==> trial 19 <==
==> flow/design.v <==
module mult_unsigned #(
		parameter WIDTHA = 16,
		parameter WIDTHB = 24,
		parameter PIPELINE_DEPTH = 4
)
(
	input clk,rst,
	input [WIDTHA -1 :0] A,
	input [WIDTHB -1 :0] B,
	output [WIDTHA + WIDTHB - 1:0] result
);
reg [WIDTHA -1 :0] rA;
reg [WIDTHB -1 :0] rB;
reg [WIDTHA + WIDTHB - 1:0] M [PIPELINE_DEPTH-1:0];
integer i;
always @(posedge clk or posedge rst)
begin
	if (rst) begin
		rA <= 0;
		rB <= 0;
		for (i=0; i<PIPELINE_DEPTH; i=i+1)
		  M[i] <=0;
		end
	else
	begin
		rA <= A;
		rB <= B;
		M[0] <= rA * rB;
		for (i=0; i<PIPELINE_DEPTH-1; i=i+1)
			M[i+1] <= M[i];
	end
end
assign result = M[PIPELINE_DEPTH-1];
endmodule
==> flow/run.sh <==
#!/bin/bash
# the make line also repeats each setting of config.mk as NAME=value (left out here)
make -C /OpenROAD-flow-scripts/flow DESIGN_CONFIG=/design/flow/config.mk WORK_HOME=/design/flow/orfs CLKGATE_MAP_FILE= finish
==> flow/config.mk <==
export PLATFORM = sky130hd
export DESIGN_NAME = mult_unsigned
export DESIGN_NICKNAME = mult_unsigned
export VERILOG_FILES = /design/flow/design.v
export SDC_FILE = /design/flow/constraint.sdc
export NUM_CORES = 4
export LEC_CHECK = 0
export ABC_AREA = 0
export CAP_MARGIN = 20
export CELL_PAD_IN_SITES_GLOBAL_PLACEMENT = 0
export CORE_ASPECT_RATIO = 0.66
export CORE_MARGIN = 5
export CORE_UTILIZATION = 33
export CTS_CLUSTER_DIAMETER = 374
export CTS_CLUSTER_SIZE = 66
export HOLD_SLACK_MARGIN = 0.15
export MAX_ROUTING_LAYER = met4
export MIN_ROUTING_LAYER = met1
export PLACE_DENSITY_LB_ADDON = 0.15
export SETUP_SLACK_MARGIN = 0.09
export SLEW_MARGIN = 5
export TNS_END_PERCENT = 80
==> flow/constraint.sdc <==
create_clock -name core_clock -period 6.13 [get_ports {clk}]
set_input_delay 1.2260 -clock core_clock [delete_from_list [all_inputs] [get_ports {clk}]]
set_output_delay 1.2260 -clock core_clock [all_outputs]
set_load 0.01 [all_outputs]
==> inputs of trial 91, as changes to trial 19 <==
Settings changed: ABC_AREA 0 to 1, CORE_UTILIZATION 33 to 59, CTS_CLUSTER_SIZE 66 to 96, PLACE_DENSITY from default to 0.67, PLACE_DENSITY_LB_ADDON 0.15 to default, SLEW_MARGIN 5 to 10, TNS_END_PERCENT 80 to 95.
==> flow/constraint.sdc (replaced) <==
create_clock -name core_clock -period 11.8 [get_ports {clk}]
set_input_delay 2.3600 -clock core_clock [delete_from_list [all_inputs] [get_ports {clk}]]
set_output_delay 2.3600 -clock core_clock [all_outputs]
set_load 0.01 [all_outputs]
==> inputs of trial 52, as changes to trial 19 <==
Settings changed: ABC_AREA 0 to default, CORE_ASPECT_RATIO 0.66 to default, CORE_MARGIN 5 to 2, CORE_UTILIZATION 33 to 56, CTS_CLUSTER_DIAMETER 374 to default, CTS_CLUSTER_SIZE 66 to 96, HOLD_SLACK_MARGIN 0.15 to 0.21, MAX_ROUTING_LAYER met4 to default, PLACE_DENSITY_LB_ADDON 0.15 to default, SETUP_SLACK_MARGIN 0.09 to default, SLEW_MARGIN 5 to 10, TNS_END_PERCENT 80 to 50.
==> flow/constraint.sdc (replaced) <==
create_clock -name core_clock -period 5.65 [get_ports {clk}]
set_input_delay 1.1300 -clock core_clock [delete_from_list [all_inputs] [get_ports {clk}]]
set_output_delay 1.1300 -clock core_clock [all_outputs]
set_load 0.01 [all_outputs]
==> results <==
Trial 52 completed, yet does not pass: negative setup slack. Trial 91 finished clean. Trial 19 produced a clean layout.
Against trial 19, the global-route usage of trial 52 is higher by 10 points.
Against trial 91, the worst hold slack of trial 52 is lower by 0.0035 ns.
The highest fmax belongs to trial 52, the lowest to trial 91.
The highest clock skew belongs to trial 19, the lowest to trial 52.
In trial 91 the register-to-register slack is higher than in trial 19, by 5.5 ns.
==> figures <==
quantity                                                                                                      trial 19            trial 91                    trial 52
Result of the run                                                                             timing/DRC/antenna clean  timing/DRC/antenna clean  complete, but fails checks
Violated checks                                                                                                      -                   -        negative setup slack
Multi-input gate share of total cell area                                                                       53.42%              53.72%                      52.98%
Distinct cell type count after synthesis                                                                            55                  23                          55
Synthesized area per cell                                                                                    10.60 um2           8.836 um2                   10.60 um2
Share of synthesized cell area in and-or and or-and compound cells                                              4.435%              1.676%                      4.435%
Endpoint required time on the critical path                                                                    6.49 ns            12.12 ns                     6.02 ns
Share of the synthesized area in the top cell type                                                              34.91%              33.22%                      34.91%
Total length of routed wires                                                                                  41870 um            43090 um                    39050 um
Arithmetic-cell share of the synthesized area counting full adders, half adders and majority gates              42.89%              40.82%                      42.89%
Worst hold path endpoint                                                                            M[2][28]$_DFF_PP0_  M[1][21]$_DFF_PP0_           M[3][3]$_DFF_PP0_
Sequential cell area                                                                                          5027 um2            5005 um2                    5031 um2
Xor/xnor cell area share of the yosys netlist                                                                   1.797%              1.045%                      1.797%
Final Net Count                                                                                                   2248                2570                        2355
Endpoint arrival time on the critical path                                                                     6.28 ns             6.40 ns                     6.21 ns
Final Worst Setup Slack                                                                                      0.2143 ns            5.716 ns                  -0.1946 ns

========
==> job 2068: inputs <==
Starts from the design.v that is shown in full above.
make LEC_CHECK=0 ABC_AREA=1 CAP_MARGIN=35 CORE_ASPECT_RATIO=0.56 CORE_MARGIN=2 CORE_UTILIZATION=58 CTS_CLUSTER_SIZE=93 HOLD_SLACK_MARGIN=0.11 SLEW_MARGIN=30 TNS_END_PERCENT=20 finish   # period 7.19 ns
run.sh (not shown) runs the stock make flow with config.mk's settings and CLKGATE_MAP_FILE=.
==> inputs of job 4672, as changes to job 2068 <==
CAP_MARGIN = 20   (was 35)
CORE_ASPECT_RATIO = default   (was 0.56)
CORE_UTILIZATION = 72   (was 58)
CTS_CLUSTER_DIAMETER = 400   (was default)
CTS_CLUSTER_SIZE = 100   (was 93)
HOLD_SLACK_MARGIN = default   (was 0.11)
SLEW_MARGIN = 20   (was 30)
TNS_END_PERCENT = default   (was 20)
==> flow/constraint.sdc (replaced) <==
create_clock -name core_clock -period 4.42 [get_ports {clk}]
set_input_delay 0.8840 -clock core_clock [delete_from_list [all_inputs] [get_ports {clk}]]
set_output_delay 0.8840 -clock core_clock [all_outputs]
set_load 0.01 [all_outputs]
==> inputs of job 8003, as changes to job 2068 <==
ABC_AREA = default   (was 1)
CORE_ASPECT_RATIO = default   (was 0.56)
CORE_UTILIZATION = 40   (was 58)
CTS_CLUSTER_SIZE = default   (was 93)
SLEW_MARGIN = 20   (was 30)
TNS_END_PERCENT = default   (was 20)
==> flow/constraint.sdc (replaced) <==
create_clock -name core_clock -period 8.0 [get_ports {clk}]
set_input_delay 1.6000 -clock core_clock [delete_from_list [all_inputs] [get_ports {clk}]]
set_output_delay 1.6000 -clock core_clock [all_outputs]
set_load 0.01 [all_outputs]
==> notes <==
- In job 2068 the wire length is larger than in job 8003, by about 18%.
- Against job 2068, the critical path depth of job 8003 is lower by 4.
- Of job 4672 and job 2068, job 2068 has the higher die size (gap about 20%, measured against job 2068).
- Of job 2068 and job 8003, job 8003 has the higher sequential share of layout area (gap 0.88 points).
- Between job 2068 and job 8003, the lower via count is in job 8003 (gap 16%, measured against job 8003).
- Clock skew: job 8003 is lower than job 2068 (5.1 ps).
- Job 4672 aborted during global routing with ODB-0269. Job 8003 passed the timing, design-rule and antenna checks. Job 2068 produced a clean layout.
- In job 2068 the setup slack is lower than in job 8003, by 320 ps.

========
==> pepper <==
// mult_unsigned: RTL as listed in full above, without the edits since
Settings: LEC_CHECK=0, CAP_MARGIN=20, CELL_PAD_IN_SITES_GLOBAL_PLACEMENT=1, CORE_ASPECT_RATIO=1.05, CORE_MARGIN=2, CORE_UTILIZATION=40, CTS_CLUSTER_DIAMETER=314, CTS_CLUSTER_SIZE=36, GPL_TIMING_DRIVEN=0, HOLD_SLACK_MARGIN=0.03, MAX_ROUTING_LAYER=met4, MIN_ROUTING_LAYER=met2, PLACE_DENSITY_LB_ADDON=0.13, SLEW_MARGIN=15; clock period 4.47 ns.
==> sierra (differences from pepper) <==
==> flow/config.mk (replaced) <==
export PLATFORM = sky130hd
export DESIGN_NAME = mult_unsigned
export DESIGN_NICKNAME = mult_unsigned
export VERILOG_FILES = /design/flow/design.v
export SDC_FILE = /design/flow/constraint.sdc
export NUM_CORES = 4
export LEC_CHECK = 0
export ABC_AREA = 1
export CAP_MARGIN = 20
export CORE_MARGIN = 2
export CORE_UTILIZATION = 72
export MAX_ROUTING_LAYER = met4
export SETUP_SLACK_MARGIN = 1.24
export SLEW_MARGIN = 20
==> flow/constraint.sdc (replaced) <==
create_clock -name core_clock -period 4.33 [get_ports {clk}]
set_input_delay 0.8660 -clock core_clock [delete_from_list [all_inputs] [get_ports {clk}]]
set_output_delay 0.8660 -clock core_clock [all_outputs]
set_load 0.01 [all_outputs]
==> lagoon (differences from pepper) <==
==> flow/config.mk (replaced) <==
export PLATFORM = sky130hd
export DESIGN_NAME = mult_unsigned
export DESIGN_NICKNAME = mult_unsigned
export VERILOG_FILES = /design/flow/design.v
export SDC_FILE = /design/flow/constraint.sdc
export NUM_CORES = 4
export LEC_CHECK = 0
export ABC_AREA = 1
export CAP_MARGIN = 20
export CORE_MARGIN = 2
export CORE_UTILIZATION = 65
export CTS_CLUSTER_DIAMETER = 400
export SLEW_MARGIN = 20
==> flow/constraint.sdc (replaced) <==
create_clock -name core_clock -period 4.42 [get_ports {clk}]
set_input_delay 0.8840 -clock core_clock [delete_from_list [all_inputs] [get_ports {clk}]]
set_output_delay 0.8840 -clock core_clock [all_outputs]
set_load 0.01 [all_outputs]
==> comparison table <==
quantity	lagoon	sierra	pepper
Run status	failed layout checks	did not finish	failed layout checks
Last stage reached	-	global routing	-
Layout check failures	negative setup slack	-	negative setup slack
Fill cell count	1560	-	3986
PostCTS Resize Cnt	126	213	232
Final weighted congestion of routability-driven global placement	0.9584	0.9337	0.9629
# nets final	2787	-	2361
End-of-flow core utilization	0.8357	-	0.5292
Endpoint required time on the critical path	4.76 ns	-	4.89 ns
Hold path cells	0	-	0
And+or+nand+nor area frac	0.1503	0.1503	0.1326
DRC viols	0	-	0
Flip-flop and latch area	5030 um^2	-	5050 um^2
Multi-input gate area	11930 um^2	-	11870 um^2
Worst-Margin Slew	0.5747 ns	-	0.8901 ns
Yosys synthesis chip area	18440 um^2	18440 um^2	17550 um^2
Worst hold path startpoint	M[0][25]	-	M[1][15]
Sequential share of cell area	0.2161	-	0.2207
Max Cap Violations	0	-	0
Worst R2R Setup Slack	-0.99 ns	-	-1.61 ns

========
==> inputs of run D <==
// mult_unsigned: RTL as listed in full above, without the edits since
export LEC_CHECK = 0
export CAP_MARGIN = 20
export CELL_PAD_IN_SITES_GLOBAL_PLACEMENT = 0
export CORE_ASPECT_RATIO = 0.5
export CORE_MARGIN = 2
export CORE_UTILIZATION = 26
export CTS_CLUSTER_DIAMETER = 341
export CTS_CLUSTER_SIZE = 95
export HOLD_SLACK_MARGIN = -0.07
export PLACE_DENSITY = 0.43
export SLEW_MARGIN = 15
export TNS_END_PERCENT = 20
create_clock -name core_clock -period 8.0 [get_ports {clk}]
==> run R: changes against run D <==
- ABC_AREA: not set -> 1
- CELL_PAD_IN_SITES_GLOBAL_PLACEMENT: 0 -> not set
- CORE_ASPECT_RATIO: 0.5 -> not set
- CORE_UTILIZATION: 26 -> 72
- CTS_CLUSTER_DIAMETER: 341 -> not set
- CTS_CLUSTER_SIZE: 95 -> not set
- HOLD_SLACK_MARGIN: -0.07 -> not set
- PLACE_DENSITY: 0.43 -> 0.78
- SETUP_SLACK_MARGIN: not set -> -0.46
- SLEW_MARGIN: 15 -> 20
- TNS_END_PERCENT: 20 -> not set
==> flow/constraint.sdc (replaced) <==
create_clock -name core_clock -period 4.73 [get_ports {clk}]
set_input_delay 0.9460 -clock core_clock [delete_from_list [all_inputs] [get_ports {clk}]]
set_output_delay 0.9460 -clock core_clock [all_outputs]
set_load 0.01 [all_outputs]
==> summary of the runs <==
- Run D passed the timing, design-rule and antenna checks. Run R failed in global routing.
- In run D the synthesized cell count is lower than in run R, by 21%.
- In die size, run D is at 2.6 times the value of run R.
- Against run R, the area after synthesis of run D is smaller by about 5%.
==> figures <==
Proportion of netlist area held by the largest area contributor: run D 34.9%; run R 33.2%
Simple logic cell fraction of the synthesized area: run D 13.3%; run R 15.0%
Post-synth design cell area: run D 17500 µm²; run R 18400 µm²
Number of gates given a new drive strength after cts: run D 0; run R 228
Horizontal die dimension: run D 371 µm; run R 164 µm
Count of instantiated cells in the yosys netlist: run D 1655; run R 2087
Dpl cell area: run D 19300 µm²; run R 20900 µm²
Setup Buffers After CTS: run D 0; run R 40
XOR/XNOR Area Share: run D 1.80%; run R 1.04%
Die Height: run D 188 µm; run R 164 µm
Net count after synthesis: run D 2115; run R 2547
CORE AREA: run D 66900 µm²; run R 25200 µm²
Outcome: run D timing/DRC/antenna clean; run R aborted with a tool error
Last stage reached: run D -; run R global routing
Synth Area in Adders: run D 42.9%; run R 40.8%
Post-Syn Area per Cell: run D 10.6 µm²; run R 8.84 µm²
FP Core Util: run D 26.2%; run R 73.2%
Instance tally after logic synthesis: run D 1655; run R 2087
Count of standard-cell rows: run D 67; run R 58
Die Footprint: run D 69700 µm²; run R 26900 µm²
Placer congestion estimate: run D 0.776; run R 0.993

========
==> delta <==
RTL: the design.v shown in full above, as it stands there.
Settings: LEC_CHECK=0, CAP_MARGIN=20, CELL_PAD_IN_SITES_GLOBAL_PLACEMENT=0, CORE_MARGIN=2, CORE_UTILIZATION=17, CTS_CLUSTER_DIAMETER=341, CTS_CLUSTER_SIZE=95, GPL_ROUTABILITY_DRIVEN=0, HOLD_SLACK_MARGIN=-0.07, PLACE_DENSITY=0.79, SLEW_MARGIN=15, TNS_END_PERCENT=20; clock period 8.0 ns.
==> cedar: changes against delta <==
- ABC_AREA: unset -> 1
- CELL_PAD_IN_SITES_GLOBAL_PLACEMENT: 0 -> unset
- CORE_UTILIZATION: 17 -> 72
- CTS_CLUSTER_DIAMETER: 341 -> unset
- CTS_CLUSTER_SIZE: 95 -> unset
- GPL_ROUTABILITY_DRIVEN: 0 -> unset
- HOLD_SLACK_MARGIN: -0.07 -> unset
- PLACE_DENSITY: 0.79 -> unset
- SLEW_MARGIN: 15 -> 20
- TNS_END_PERCENT: 20 -> 100
==> flow/constraint.sdc (replaced) <==
create_clock -name core_clock -period 5.59 [get_ports {clk}]
set_input_delay 1.1180 -clock core_clock [delete_from_list [all_inputs] [get_ports {clk}]]
set_output_delay 1.1180 -clock core_clock [all_outputs]
set_load 0.01 [all_outputs]
==> fjord: changes against delta <==
- CELL_PAD_IN_SITES_GLOBAL_PLACEMENT: 0 -> unset
- CORE_UTILIZATION: 17 -> 64
- CTS_CLUSTER_DIAMETER: 341 -> unset
- CTS_CLUSTER_SIZE: 95 -> unset
- GPL_ROUTABILITY_DRIVEN: 0 -> unset
- HOLD_SLACK_MARGIN: -0.07 -> unset
- PLACE_DENSITY: 0.79 -> unset
- SLEW_MARGIN: 15 -> 20
- TNS_END_PERCENT: 20 -> unset
==> flow/constraint.sdc (replaced) <==
create_clock -name core_clock -period 5.33 [get_ports {clk}]
set_input_delay 1.0660 -clock core_clock [delete_from_list [all_inputs] [get_ports {clk}]]
set_output_delay 1.0660 -clock core_clock [all_outputs]
set_load 0.01 [all_outputs]
==> results <==
Final number of setup-violating endpoints: fjord 23; delta 0; cedar 0
Total routed wire length on the met1 layer: fjord 15.08 mm; delta 16.37 mm; cedar 16.44 mm
Clk tree area frac: fjord 2.815%; delta 2.916%; cedar 2.850%
Number of gates given a new drive strength after cts: fjord 115; delta 0; cedar 14
Mapped Cells: fjord 1655; delta 1655; cedar 2087
Cell count after placement: fjord 2179; delta 3040; cedar 2514
Hold Path End: fjord M[3][34]; delta M[2][3]; cedar M[1][33]
Result of the run: fjord complete, but fails checks; delta complete, no violations; cedar complete, no violations
Reasons for failing layout checks: fjord setup timing; delta -; cedar -
Complex-gate fraction of the synthesized area: fjord 4.435%; delta 4.435%; cedar 1.676%
CP max stage cell: fjord fa_1; delta dfrtp_1; cedar fa_1
Mi-comb count: fjord 1036; delta 1036; cedar 1185
Non-clock inverter count: fjord 353; delta 353; cedar 622
Distinct cells, synth: fjord 55; delta 55; cedar 23
Drt total wl: fjord 40.81 mm; delta 38.50 mm; cedar 47.28 mm
Portion of the layout cell area used by non-clock buffers: fjord 12.48%; delta 4.043%; cedar 8.485%
Max_slew headroom: fjord 32.46%; delta 35.38%; cedar 26.85%
Cell row count: fjord 60; delta 117; cedar 58
Filler cell count in the final layout: fjord 1653; delta 11020; cedar 1323
Final core area utilization: fjord 80.47%; delta 20.02%; cedar 84.38%
Total length of routed met3 wires: fjord 1.685 mm; delta 2.348 mm; cedar 4.083 mm
